==> trial 66: inputs <==
==> flow/design.v <==
module b8Xb8_s16( 
  input clk,
  input rst_n, 
  input [7:0] in1_0  ,
  input [7:0] in1_1  ,
  input [7:0] in1_2  ,
  input [7:0] in1_3  ,
  input [7:0] in1_4  ,
  input [7:0] in1_5  ,
  input [7:0] in1_6  ,
  input [7:0] in1_7  ,
  input [7:0] in1_8  ,
  input [7:0] in1_9  ,
  input [7:0] in1_10 ,
  input [7:0] in1_11 ,
  input [7:0] in1_12 ,
  input [7:0] in1_13 ,
  input [7:0] in1_14 ,
  input [7:0] in1_15 ,
  input [7:0] in2_0  ,
  input [7:0] in2_1  ,
  input [7:0] in2_2  ,
  input [7:0] in2_3  ,
  input [7:0] in2_4  ,
  input [7:0] in2_5  ,
  input [7:0] in2_6  ,
  input [7:0] in2_7  ,
  input [7:0] in2_8  ,
  input [7:0] in2_9  ,
  input [7:0] in2_10 ,
  input [7:0] in2_11 ,
  input [7:0] in2_12 ,
  input [7:0] in2_13 ,
  input [7:0] in2_14 ,
  input [7:0] in2_15 ,
  output [11:0] out
  );
  reg [19:0] psum;
  reg [15:0] prod_0  ;
  reg [15:0] prod_1  ;
  reg [15:0] prod_2  ;
  reg [15:0] prod_3  ;
  reg [15:0] prod_4  ;
  reg [15:0] prod_5  ;
  reg [15:0] prod_6  ;
  reg [15:0] prod_7  ;
  reg [15:0] prod_8  ;
  reg [15:0] prod_9  ;
  reg [15:0] prod_10 ;
  reg [15:0] prod_11 ;
  reg [15:0] prod_12 ;
  reg [15:0] prod_13 ;
  reg [15:0] prod_14 ;
  reg [15:0] prod_15 ;
  always @(negedge rst_n or posedge clk) begin
    if (rst_n == 1'b0) begin
      prod_0  <= 16'b0;
      prod_1  <= 16'b0;
      prod_2  <= 16'b0;
      prod_3  <= 16'b0;
      prod_4  <= 16'b0;
      prod_5  <= 16'b0;
      prod_6  <= 16'b0;
      prod_7  <= 16'b0;
      prod_8  <= 16'b0;
      prod_9  <= 16'b0;
      prod_10 <= 16'b0;
      prod_11 <= 16'b0;
      prod_12 <= 16'b0;
      prod_13 <= 16'b0;
      prod_14 <= 16'b0;
      prod_15 <= 16'b0;
      psum <= 20'b0;
    end else begin
      prod_0  <= in1_0  * in2_0  ;
      prod_1  <= in1_1  * in2_1  ;
      prod_2  <= in1_2  * in2_2  ;
      prod_3  <= in1_3  * in2_3  ;
      prod_4  <= in1_4  * in2_4  ;
      prod_5  <= in1_5  * in2_5  ;
      prod_6  <= in1_6  * in2_6  ;
      prod_7  <= in1_7  * in2_7  ;
      prod_8  <= in1_8  * in2_8  ;
      prod_9  <= in1_9  * in2_9  ;
      prod_10 <= in1_10 * in2_10 ;
      prod_11 <= in1_11 * in2_11 ;
      prod_12 <= in1_12 * in2_12 ;
      prod_13 <= in1_13 * in2_13 ;
      prod_14 <= in1_14 * in2_14 ;
      prod_15 <= in1_15 * in2_15 ;
      psum <= prod_0  + prod_1  + prod_2  + prod_3
           + prod_4  + prod_5  + prod_6  + prod_7
           + prod_8  + prod_9  + prod_10 + prod_11
           + prod_12 + prod_13 + prod_14 + prod_15;
    end
  end
  assign out = psum[19:9];
endmodule
==> flow/run.sh <==
#!/bin/bash
# the make line also repeats each setting of config.mk as NAME=value (left out here)
make -C /OpenROAD-flow-scripts/flow DESIGN_CONFIG=/design/flow/config.mk WORK_HOME=/design/flow/orfs CLKGATE_MAP_FILE= finish
==> flow/config.mk <==
export PLATFORM = sky130hd
export DESIGN_NAME = b8Xb8_s16
export DESIGN_NICKNAME = b8Xb8_s16
export VERILOG_FILES = /design/flow/design.v
export SDC_FILE = /design/flow/constraint.sdc
export NUM_CORES = 4
export LEC_CHECK = 0
export CAP_MARGIN = 20
export CORE_MARGIN = 2
export CORE_UTILIZATION = 40
export CTS_CLUSTER_SIZE = 68
export GPL_TIMING_DRIVEN = 0
export HOLD_SLACK_MARGIN = 0.28
export SLEW_MARGIN = 20
==> flow/constraint.sdc <==
create_clock -name core_clock -period 7.5 [get_ports {clk}]
set_input_delay 1.5000 -clock core_clock [delete_from_list [all_inputs] [get_ports {clk}]]
set_output_delay 1.5000 -clock core_clock [all_outputs]
set_load 0.01 [all_outputs]
==> build 50: changes against trial 66 <==
Settings changed: CORE_UTILIZATION 40 to 66, CTS_CLUSTER_SIZE 68 to unset, GPL_TIMING_DRIVEN 0 to unset, HOLD_SLACK_MARGIN 0.28 to unset, MAX_ROUTING_LAYER set to met4.
==> flow/constraint.sdc (replaced) <==
create_clock -name core_clock -period 4.84 [get_ports {clk}]
set_input_delay 0.9680 -clock core_clock [delete_from_list [all_inputs] [get_ports {clk}]]
set_output_delay 0.9680 -clock core_clock [all_outputs]
set_load 0.01 [all_outputs]
==> trial 59: changes against trial 66 <==
Settings changed: CORE_UTILIZATION 40 to 66, CTS_CLUSTER_SIZE 68 to unset, GPL_TIMING_DRIVEN 0 to unset, HOLD_SLACK_MARGIN 0.28 to unset, SETUP_SLACK_MARGIN set to 1.34.
==> flow/constraint.sdc (replaced) <==
create_clock -name core_clock -period 5.28 [get_ports {clk}]
set_input_delay 1.0560 -clock core_clock [delete_from_list [all_inputs] [get_ports {clk}]]
set_output_delay 1.0560 -clock core_clock [all_outputs]
set_load 0.01 [all_outputs]
==> comparison table <==
|  | build 50 | trial 66 | trial 59 |
|---|---|---|---|
| Cell count of the worst reg-to-reg path | 17 | 17 | 16 |
| First-pass GRT wire length | 188 mm | 180 mm | 189 mm |
| Total vias in the final route | 34800 | 31100 | 34900 |
| Crit path max-delay cell type | sky130_fd_sc_hd__fa_1 | sky130_fd_sc_hd__clkdlybuf4s50_1 | sky130_fd_sc_hd__fa_1 |
| Outcome | complete, but fails checks | no timing/DRC/antenna violations | complete, but fails checks |
| Reasons for failing layout checks | setup timing | - | setup timing |
| Clock-pin slew of the registers on the worst-case setup and hold paths | 0.07 ns | 0.06 ns | 0.07 ns |
| Instance area at placement | 54000 um^2 | 49800 um^2 | 53700 um^2 |
| Non-Clock Buffer Count | 944 | 271 | 781 |
| Clock Buffer Count | 39 | 43 | 33 |
| Detailed Route WL | 114 mm | 108 mm | 117 mm |
| Worst-Margin Slew | 0.932 ns | 0.559 ns | 0.879 ns |
| Setup Crit Path Kind | flop to flop | primary input to flop | flop to flop |

* * *

==> wip/xenon: inputs <==
RTL: the design.v shown in full above, as it stands there.
Settings: LEC_CHECK=0, CAP_MARGIN=20, CORE_MARGIN=2, CORE_UTILIZATION=70, CTS_CLUSTER_SIZE=40, SLEW_MARGIN=20; clock period 5.2 ns.
run.sh (not shown) runs the stock make flow with config.mk's settings and CLKGATE_MAP_FILE=.
==> wip/pepper: changes against wip/xenon <==
- CORE_UTILIZATION: 70 -> 40
- CTS_CLUSTER_SIZE: 40 -> unset
==> flow/constraint.sdc (replaced) <==
create_clock -name core_clock -period 5.74 [get_ports {clk}]
set_input_delay 1.1480 -clock core_clock [delete_from_list [all_inputs] [get_ports {clk}]]
set_output_delay 1.1480 -clock core_clock [all_outputs]
set_load 0.01 [all_outputs]
==> wip/zinc: changes against wip/xenon <==
- CAP_MARGIN: 20 -> 5
- CORE_UTILIZATION: 70 -> 72
- CTS_CLUSTER_SIZE: 40 -> unset
- SETUP_SLACK_MARGIN: unset -> 1.51
==> flow/constraint.sdc (replaced) <==
create_clock -name core_clock -period 5.22 [get_ports {clk}]
set_input_delay 1.0440 -clock core_clock [delete_from_list [all_inputs] [get_ports {clk}]]
set_output_delay 1.0440 -clock core_clock [all_outputs]
set_load 0.01 [all_outputs]
==> metrics.cfg <==
[critical_path]
crit_buf_inv = 2
crit_fanout = 5

[status]
status = no timing/DRC/antenna violations

[cells_and_area]
layout.area.comb_mm2 = 0.0343
clk_share_pct = 2.29

[final_timing]
fin_hold_ws_ns = 0.484

[grt]
grt_util_met3_pct = 1.56

[route]
drt_iter0_markers = 1259

[clock_tree]
cts_max_level = 2
clk_pin_slew_ns = 0.06

(the above is from wip/pepper)
==> metrics.cfg <==
[status]
status = failed layout checks
so_faults = negative setup slack

[final_timing]
timing.final.ws_setup_ns = -1.56
finalSetupViolations = 11

[cells_and_area]
clk_share_pct = 1.60
layout.area.comb_mm2 = 0.0378

[critical_path]
crit_fanout = 3

[clock_tree]
cts_max_level = 1
clk_pin_slew_ns = 0.09

[route]
drt_iter0_markers = 5275

(the above is from wip/zinc)
==> metrics.cfg <==
[cells_and_area]
clk_share_pct = 1.83

[grt]
grt_util_met3_pct = 3.79

[final_timing]
fin_hold_ws_ns = 0.467
timing.final.ws_setup_ns = -0.195
finalSetupViolations = 6

[route]
drt_iter0_markers = 1961

[status]
status = failed layout checks
so_faults = negative setup slack

(the above is from wip/xenon)

* * *

==> v26: inputs <==
// b8Xb8_s16: RTL as listed in full above, without the edits since
Settings: LEC_CHECK=0, CAP_MARGIN=20, CORE_MARGIN=2, CORE_UTILIZATION=72, CTS_CLUSTER_SIZE=35, PLACE_DENSITY_LB_ADDON=0.26, SLEW_MARGIN=20; clock period 3.69 ns.
==> v38 (differences from v26) <==
CORE_MARGIN = 3   (was 2)
CORE_UTILIZATION = 69   (was 72)
CTS_CLUSTER_SIZE = unset   (was 35)
GPL_TIMING_DRIVEN = 1   (was unset)
PLACE_DENSITY_LB_ADDON = unset   (was 0.26)
SETUP_SLACK_MARGIN = 0.55   (was unset)
==> flow/constraint.sdc (replaced) <==
create_clock -name core_clock -period 6.53 [get_ports {clk}]
set_input_delay 1.3060 -clock core_clock [delete_from_list [all_inputs] [get_ports {clk}]]
set_output_delay 1.3060 -clock core_clock [all_outputs]
set_load 0.01 [all_outputs]
==> notes <==
- v38 completed with no timing, DRC or antenna violations. v26 ended with an error in 4_1_cts on DPL-0033.
- Against v38, the die area of v26 is lower by about 5.6%.
- In synthesized area, v38 and v26 do not differ.
- Synthesized cell count is the same in v38 and v26.
==> figures <==
| item | v38 | v26 |
|---|---|---|
| Number of distinct library cells after synthesis | 64 | 64 |
| Cell type contributing the most total cell area after synthesis | fa_1 | fa_1 |
| HPWL Detailed | 87.1 mm | 127 mm |
| Core area | 64600 um2 | 61800 um2 |
| Starting density of the core | 69.9% | 73.0% |
| Die ar. | 68600 um2 | 64700 um2 |
| Pre-CTS setup slack | 0.574 ns | -1.78 ns |
| Global placement routability congestion | 0.908 | 0.959 |
| Total number of placement rows | 93 | 91 |
| Die height | 262 um | 254 um |
| Die outline width | 262 um | 254 um |
| Number of instances in the placed design | 5808 | 6635 |
| Area share, top type | 35.2% | 35.2% |
| Placed cell areas | 48900 um2 | 56800 um2 |
| Status | no timing/DRC/antenna violations | aborted with a tool error |
| Last stage reached | - | 4_1_cts |
